==> flow/design.v (excerpt) <==
module maze(clk, reset, start_i, row_i, action_o, coord_o);
For scale: roughly 280 flip-flops, ~27 I/O pins.
clock: 3.2 ns
lec_check: 0
cap_margin: 20
core_margin: 2
core_utilization: 61
cts_cluster_diameter: 372
cts_cluster_size: 21
max_routing_layer: met4
setup_slack_margin: 0.57
slew_margin: 20
run.sh (not shown) runs the stock make flow with config.mk's settings and CLKGATE_MAP_FILE=.
The starting point died in 5_1_grt with ODB-0269.
==> next run, changes <==
- ABC_AREA: default -> 1
- CELL_PAD_IN_SITES_DETAIL_PLACEMENT: default -> 2
- CELL_PAD_IN_SITES_GLOBAL_PLACEMENT: default -> 3
- CORE_ASPECT_RATIO: default -> 1.57
- CORE_MARGIN: 2 -> 4
- CORE_UTILIZATION: 61 -> 72
- CTS_CLUSTER_DIAMETER: 372 -> 139
- CTS_CLUSTER_SIZE: 21 -> 79
- GPL_TIMING_DRIVEN: default -> 1
- HOLD_SLACK_MARGIN: default -> -0.02
- MAX_ROUTING_LAYER: met4 -> met5
- PLACE_DENSITY_LB_ADDON: default -> 0.25
- SETUP_SLACK_MARGIN: 0.57 -> default
- clock period: 3.2 -> 6.21 ns (I/O delays scaled with it)
After rerunning:
- The new run aborted during 3_1_place_gp_skip_io (FLW-0024)
- area after synthesis is about the same
- synthesized cell count rises by about 20%
- die area falls by 11%
==> next run, changes <==
- CELL_PAD_IN_SITES_DETAIL_PLACEMENT: 2 -> default
- CELL_PAD_IN_SITES_GLOBAL_PLACEMENT: 3 -> default
- CORE_ASPECT_RATIO: 1.57 -> 0.7
- CORE_MARGIN: 4 -> 2
- CTS_CLUSTER_DIAMETER: 139 -> 396
- CTS_CLUSTER_SIZE: 79 -> 99
- GPL_TIMING_DRIVEN: 1 -> default
- HOLD_SLACK_MARGIN: -0.02 -> 0.29
- MAX_ROUTING_LAYER: met5 -> default
- PLACE_DENSITY: default -> 0.42
- PLACE_DENSITY_LB_ADDON: 0.25 -> default
- SETUP_SLACK_MARGIN: default -> 0.3
- clock period: 6.21 -> 1.01 ns (I/O delays scaled with it)
Effect: This time the run aborted during 3_5_place_dp (DPL-0038); die area shrinks by 4.0%; synthesized area does not change; synthesized cell count is unchanged.

========
The RTL this note starts from:
==> flow/design.v <==
module maze(clk, reset, start_i, row_i, action_o, coord_o);
    input clk,reset, start_i;
    input [15:0] row_i;
    output reg [1:0] action_o;
    output reg [5:0] coord_o;
    reg [1:0] map [64-1:0];
    reg [1:0] direction [64-1:0];
    (* fsm_encoding = "none" *) reg [1:0] state;
    reg [5:0] cnt;
    reg [5:0] START, END;
    reg [7:0] i;
    always @(posedge clk or posedge reset) begin
        if(reset) begin
            state <= 2'd0;
            action_o <= 2'b00;
        end
        else begin
            case (state)
                2'd0: begin
                   state <= start_i ? 2'd1 : 2'd0;
                   action_o <= start_i ? 2'b01 : 2'b00;
                   cnt <= 1'b0;
                   coord_o <= 6'b0; 
                end
                2'd1: begin
                    if(cnt!=8) begin
                        for(i = 0; i != 8; i = i + 1) begin
                            map[cnt + (i << 3)] <= row_i >> (14 - (i << 1)); 
                        end
                    end
                    else begin
                        START <= ((row_i[15:12]) << 3) + (row_i[11:8]);
                        END <= ((row_i[7:4]) << 3) + (row_i[3:0]);
                        state <= 2'd2;
                        action_o <= 2'b10;
                    end
                    cnt <= cnt + 1;
                end
                2'd2: begin
                    for (i = 0; i != 64; i = i + 1) begin
                        if(map[i] == 2'b11) begin
                            if(i < 56) begin
                                if(map[i+8] == 2'b00) begin
                                    map[i+8] <= 2'b11;
                                    direction[i+8] <= 2'b10;
                                end
                                if(map[i+8] == 2'b10) begin
                                    direction[i+8] <= 2'b10;
                                    state <= 2'd3;
                                    action_o <= 2'b11;
                                    coord_o  <= START;
                                end
                            end
                            if(i > 7) begin
                                if(map[i-8] == 2'b00) begin
                                    map[i-8] <= 2'b11;
                                    direction[i-8] <= 2'b11;
                                end
                                if(map[i-8] == 2'b10) begin
                                    direction[i-8] <= 2'b11;
                                    state <= 2'd3;
                                    action_o <= 2'b11;
                                    coord_o  <= START;
                                end
                            end
                            if(i[2:0] != 0) begin
                                if(map[i-1] == 2'b00) begin
                                    map[i-1] <= 2'b11;
                                    direction[i-1] <= 2'b01;
                                end
                                if(map[i-1] == 2'b10) begin
                                    direction[i-1] <= 2'b01;
                                    state <= 2'd3;
                                    action_o <= 2'b11;
                                    coord_o  <= START;
                                end
                            end
                            if(i[2:0] != 7) begin
                                if(map[i+1] == 2'b00) begin
                                    map[i+1] <= 2'b11;
                                    direction[i+1] <= 2'b00;
                                end
                                if(map[i+1] == 2'b10) begin
                                    direction[i+1] <= 2'b00;
                                    state <= 2'd3;
                                    action_o <= 2'b11;
                                    coord_o  <= START;
                                end
                            end
                            map[i] <= 2'b01;
                        end
                    end
                end
                2'd3: begin
                    if(coord_o != END) begin
                        if(direction[coord_o] == 2'b00) begin
                            coord_o <= coord_o - 1;
                        end
                        else if(direction[coord_o] == 2'b01) begin
                            coord_o <= coord_o + 1;
                        end
                        else if(direction[coord_o] == 2'b10) begin
                            coord_o <= coord_o - 8;
                        end
                        else if(direction[coord_o] == 2'b11) begin
                            coord_o <= coord_o + 8;
                        end
                    end
                    else begin
                        action_o <= 2'b00;
                        state <= 2'd0;
                    end
                end
                default: begin
                end
            endcase
        end
    end
endmodule
Settings: LEC_CHECK=0, CAP_MARGIN=20, CORE_MARGIN=2, CORE_UTILIZATION=60, SETUP_SLACK_MARGIN=-0.27, SLEW_MARGIN=20; clock period 2.74 ns.
The baseline completed and failed the layout checks on negative setup slack.
Edit:
--- a/flow/config.mk
+++ b/flow/config.mk
@@ -9,4 +9,5 @@
 export CORE_MARGIN = 2
-export CORE_UTILIZATION = 60
-export SETUP_SLACK_MARGIN = -0.27
+export CORE_UTILIZATION = 61
+export CTS_CLUSTER_SIZE = 35
+export MAX_ROUTING_LAYER = met4
 export SLEW_MARGIN = 20
==> flow/constraint.sdc (replaced) <==
create_clock -name core_clock -period 3.7 [get_ports {clk}]
set_input_delay 0.7400 -clock core_clock [delete_from_list [all_inputs] [get_ports {clk}]]
set_output_delay 0.7400 -clock core_clock [all_outputs]
set_load 0.01 [all_outputs]
What happened:
- This time the run went through all stages and came out clean
- die size went down by 1.6%
- total power falls by 38%
- area after synthesis does not change
Edit:
--- a/flow/config.mk
+++ b/flow/config.mk
@@ -9,5 +9,3 @@
 export CORE_MARGIN = 2
-export CORE_UTILIZATION = 61
-export CTS_CLUSTER_SIZE = 35
-export MAX_ROUTING_LAYER = met4
+export CORE_UTILIZATION = 66
 export SLEW_MARGIN = 20
==> flow/constraint.sdc (replaced) <==
create_clock -name core_clock -period 5.34 [get_ports {clk}]
set_input_delay 1.0680 -clock core_clock [delete_from_list [all_inputs] [get_ports {clk}]]
set_output_delay 1.0680 -clock core_clock [all_outputs]
set_load 0.01 [all_outputs]
- global-route usage climbs by 0.40 points
- final area drops by 4.4%
- via count drops by 1.6%
- non-clock buffer count drops by 127
- worst hold slack is better by 0.020 ns
- routed wire length drops by 3.2%
Edit:
--- a/flow/config.mk
+++ b/flow/config.mk
@@ -9,3 +9,3 @@
 export CORE_MARGIN = 2
-export CORE_UTILIZATION = 66
+export CORE_UTILIZATION = 40
 export SLEW_MARGIN = 20
==> flow/constraint.sdc (replaced) <==
create_clock -name core_clock -period 3.63 [get_ports {clk}]
set_input_delay 0.7260 -clock core_clock [delete_from_list [all_inputs] [get_ports {clk}]]
set_output_delay 0.7260 -clock core_clock [all_outputs]
set_load 0.01 [all_outputs]
After rerunning:
- The changed run finished clean
- via count went down by 5.7%
- worst hold slack got worse by 0.012 ns
- routed wire length went up by about 2.4%
- setup slack got worse by 0.75 ns
- clock-buffer cell count went up by 2
- die size went up by about 60%
- synthesized area is unchanged
- core utilization went down by 24 points
No activity file was given, so power comes from the tool's default toggle rates.
